// IIR
module IIR(clk, rst, Start, load, DIn, RAddr, data_done, WEN, Yn, WAddr, Finish);
	parameter n = 16;
	parameter m = 20;
	input clk, rst;
	input Start;
	input data_done;
	input [n-1:0]DIn;
	output WEN, load;
	output Finish;
	output [n-1:0]Yn;
	output [m-1:0]RAddr;
	output [m-1:0]WAddr;
	wire control_state;
	control_FSM control(
		.clk(clk), .rst(rst),
		.start(Start), .data_done(data_done), .load(load), .RAddr(RAddr), .state(control_state)
	);
	datapath dp(
		.clk(clk), .rst(rst),
		.command(control_state), .RAddr(RAddr), .DIn(DIn), .WEN(WEN), .Yn(Yn), .WAddr(WAddr), .finish(Finish)
	);
endmodule
Size: roughly 79 I/O pins, about 47000 um^2 of cells after synthesis.
clock: 16.0 ns
lec_check: 0
abc_area: 1
cap_margin: 20
cell_pad_in_sites_global_placement: 3
core_aspect_ratio: 1.23
core_margin: 2
core_utilization: 40
slew_margin: 20
tns_end_percent: 15
run.sh (not shown) runs the stock make flow with config.mk's settings and CLKGATE_MAP_FILE=.
Change:
Settings changed: CELL_PAD_IN_SITES_GLOBAL_PLACEMENT 3 to unset, CORE_ASPECT_RATIO 1.23 to unset, CORE_UTILIZATION 40 to 72, CTS_CLUSTER_DIAMETER set to 190, MAX_ROUTING_LAYER set to met4, PLACE_DENSITY_LB_ADDON set to 0.04, SETUP_SLACK_MARGIN set to 1.6, TNS_END_PERCENT 15 to unset.
Result: Worst setup slack improves by 0.093 ns. Routed wire length shrinks by 3.3%. Synthesized area does not change. Core utilization went up by 38 points.
Change:
Settings changed: ABC_AREA 1 to unset, CORE_UTILIZATION 72 to 40, CTS_CLUSTER_DIAMETER 190 to unset, MAX_ROUTING_LAYER met4 to unset, PLACE_DENSITY_LB_ADDON 0.04 to unset, SETUP_SLACK_MARGIN 1.6 to unset.
Clock period 16.0 ns to 15.8 ns, I/O delays scaled along.
- routed wire length came out lower by roughly a tenth
- count of clock-buffer cells in the layout came out higher by 3
- cell area came out lower by a few percent
- via count came out lower by about a fifth
- core utilization came out lower by 35 points
- worst setup slack loses 0.62 ns
- clock skew hardly moves
- die area came out higher by well over a third
- non-clock buffer count came out higher by 111
- first-iteration DRC count came out lower by well over a third
Change:
Settings changed: CORE_UTILIZATION 40 to 72, CTS_CLUSTER_SIZE set to 62, SETUP_SLACK_MARGIN set to 1.7.
Clock period 15.8 ns to 6.02 ns, I/O delays scaled along.
Result:
- This time the run never finished: it broke off in clock tree synthesis (4_1_cts) on DPL-0038
- die area goes down by 44%
- synthesized cell count does not change
- area after synthesis stays the same

---

Setup of build 35:
Starting RTL as in the previous note.
==> flow/design.v (excerpt) <==
module IIR(clk, rst, Start, load, DIn, RAddr, data_done, WEN, Yn, WAddr, Finish);
clock: 16.0 ns
lec_check: 0
abc_area: 1
cap_margin: 20
cell_pad_in_sites_global_placement: 3
core_aspect_ratio: 0.95
core_margin: 2
core_utilization: 40
gpl_routability_driven: 1
min_routing_layer: met2
place_density_lb_addon: 0.2
setup_slack_margin: 0.92
slew_margin: 30
tns_end_percent: 70
Build 35 | status: complete | timing, DRC, antenna: pass
> inputs changed (build 35 -> build 25)
# build 35
export LEC_CHECK = 0
export ABC_AREA = 1
export CAP_MARGIN = 20
export CELL_PAD_IN_SITES_GLOBAL_PLACEMENT = 3
export CORE_ASPECT_RATIO = 0.95
export CORE_MARGIN = 2
export CORE_UTILIZATION = 40
export GPL_ROUTABILITY_DRIVEN = 1
export MIN_ROUTING_LAYER = met2
export PLACE_DENSITY_LB_ADDON = 0.2
export SETUP_SLACK_MARGIN = 0.92
export SLEW_MARGIN = 30
export TNS_END_PERCENT = 70
create_clock -name core_clock -period 16.0 [get_ports {clk}]
# build 25
export LEC_CHECK = 0
export ABC_AREA = 1
export CAP_MARGIN = 5
export CORE_MARGIN = 2
export CORE_UTILIZATION = 46
export CTS_CLUSTER_DIAMETER = 268
export GPL_TIMING_DRIVEN = 0
export HOLD_SLACK_MARGIN = 0.23
export MAX_ROUTING_LAYER = met4
export MIN_ROUTING_LAYER = met2
export PLACE_DENSITY_LB_ADDON = 0.03
export SETUP_SLACK_MARGIN = -1.12
export SLEW_MARGIN = 20
export TNS_END_PERCENT = 75
create_clock -name core_clock -period 16.0 [get_ports {clk}]
==> results <==
Build 25 had finished all stages when the layout checks came back failing, citing setup timing.
On shortest period the worst path allows, the higher figure sits with build 25, not build 35.
Diff build 35 -> build 25: relative area change from synthesis to final layout decreased by 8.1 points relative to the old numbers; total antenna diodes in the routed design dropped 7; wire length reported by the detailed router down 4.2 mm.
Area after synthesis: build 35 vs build 25, no meaningful difference
Build 35 reports its endpoint of the worst setup timing path as Yn[14] while build 25 reports Yn[13].
Compared with build 35, build 25 shows a lower setup slack.
Build 25: number of inserted filler cells in the final layout 1530 below build 35
Compared with build 35, build 25 shows a sequential share of layout area that is 0.74 points higher.
Setup changes, build 25 to build 13
# build 25
export LEC_CHECK = 0
export ABC_AREA = 1
export CAP_MARGIN = 5
export CORE_MARGIN = 2
export CORE_UTILIZATION = 46
export CTS_CLUSTER_DIAMETER = 268
export GPL_TIMING_DRIVEN = 0
export HOLD_SLACK_MARGIN = 0.23
export MAX_ROUTING_LAYER = met4
export MIN_ROUTING_LAYER = met2
export PLACE_DENSITY_LB_ADDON = 0.03
export SETUP_SLACK_MARGIN = -1.12
export SLEW_MARGIN = 20
export TNS_END_PERCENT = 75
create_clock -name core_clock -period 16.0 [get_ports {clk}]
# build 13
export LEC_CHECK = 0
export ABC_AREA = 1
export CAP_MARGIN = 20
export CELL_PAD_IN_SITES_GLOBAL_PLACEMENT = 1
export CORE_ASPECT_RATIO = 0.95
export CORE_MARGIN = 2
export CORE_UTILIZATION = 68
export GPL_ROUTABILITY_DRIVEN = 0
export GPL_TIMING_DRIVEN = 0
export MIN_ROUTING_LAYER = met2
export PLACE_DENSITY_LB_ADDON = 0.2
export SETUP_SLACK_MARGIN = 0.92
export SLEW_MARGIN = 30
export TNS_END_PERCENT = 25
create_clock -name core_clock -period 16.0 [get_ports {clk}]
### Flow results
Build 25 completed end to end; final checks failed (setup timing).
Build 13 did not finish; the tool stopped in global placement without I/O (3_1_place_gp_skip_io) with error FLW-0024.
Compared with build 25, in build 13 count of different cell masters after synthesis barely changed, post-synthesis instance area barely changed, number of nets produced by synthesis level, die size fell by 33000 µm².
NOTE: area of the core in build 13 falls short of that of build 25
--- input diff build 13..build 78 ---
# build 13
export LEC_CHECK = 0
export ABC_AREA = 1
export CAP_MARGIN = 20
export CELL_PAD_IN_SITES_GLOBAL_PLACEMENT = 1
export CORE_ASPECT_RATIO = 0.95
export CORE_MARGIN = 2
export CORE_UTILIZATION = 68
export GPL_ROUTABILITY_DRIVEN = 0
export GPL_TIMING_DRIVEN = 0
export MIN_ROUTING_LAYER = met2
export PLACE_DENSITY_LB_ADDON = 0.2
export SETUP_SLACK_MARGIN = 0.92
export SLEW_MARGIN = 30
export TNS_END_PERCENT = 25
create_clock -name core_clock -period 16.0 [get_ports {clk}]
# build 78
export LEC_CHECK = 0
export ABC_AREA = 1
export CAP_MARGIN = 20
export CELL_PAD_IN_SITES_GLOBAL_PLACEMENT = 1
export CORE_ASPECT_RATIO = 0.95
export CORE_MARGIN = 2
export CORE_UTILIZATION = 40
export GPL_ROUTABILITY_DRIVEN = 0
export GPL_TIMING_DRIVEN = 0
export MIN_ROUTING_LAYER = met2
export PLACE_DENSITY_LB_ADDON = 0.2
export SETUP_SLACK_MARGIN = 0.92
export SLEW_MARGIN = 30
export TNS_END_PERCENT = 70
create_clock -name core_clock -period 16.0 [get_ports {clk}]
### Flow results
Both conditions hold for build 78: the flow ran to the end and the final layout passed the timing, DRC and antenna checks.
Measured against build 78, the standard-cell row count of build 13 comes out at 0.77 times the reference value.
Build 78 ends up with a area enclosed by the die boundary that is about 70% higher than in build 13.
Build 78 -> build 13: fraction of registers with async set/reset delta 0, exact match
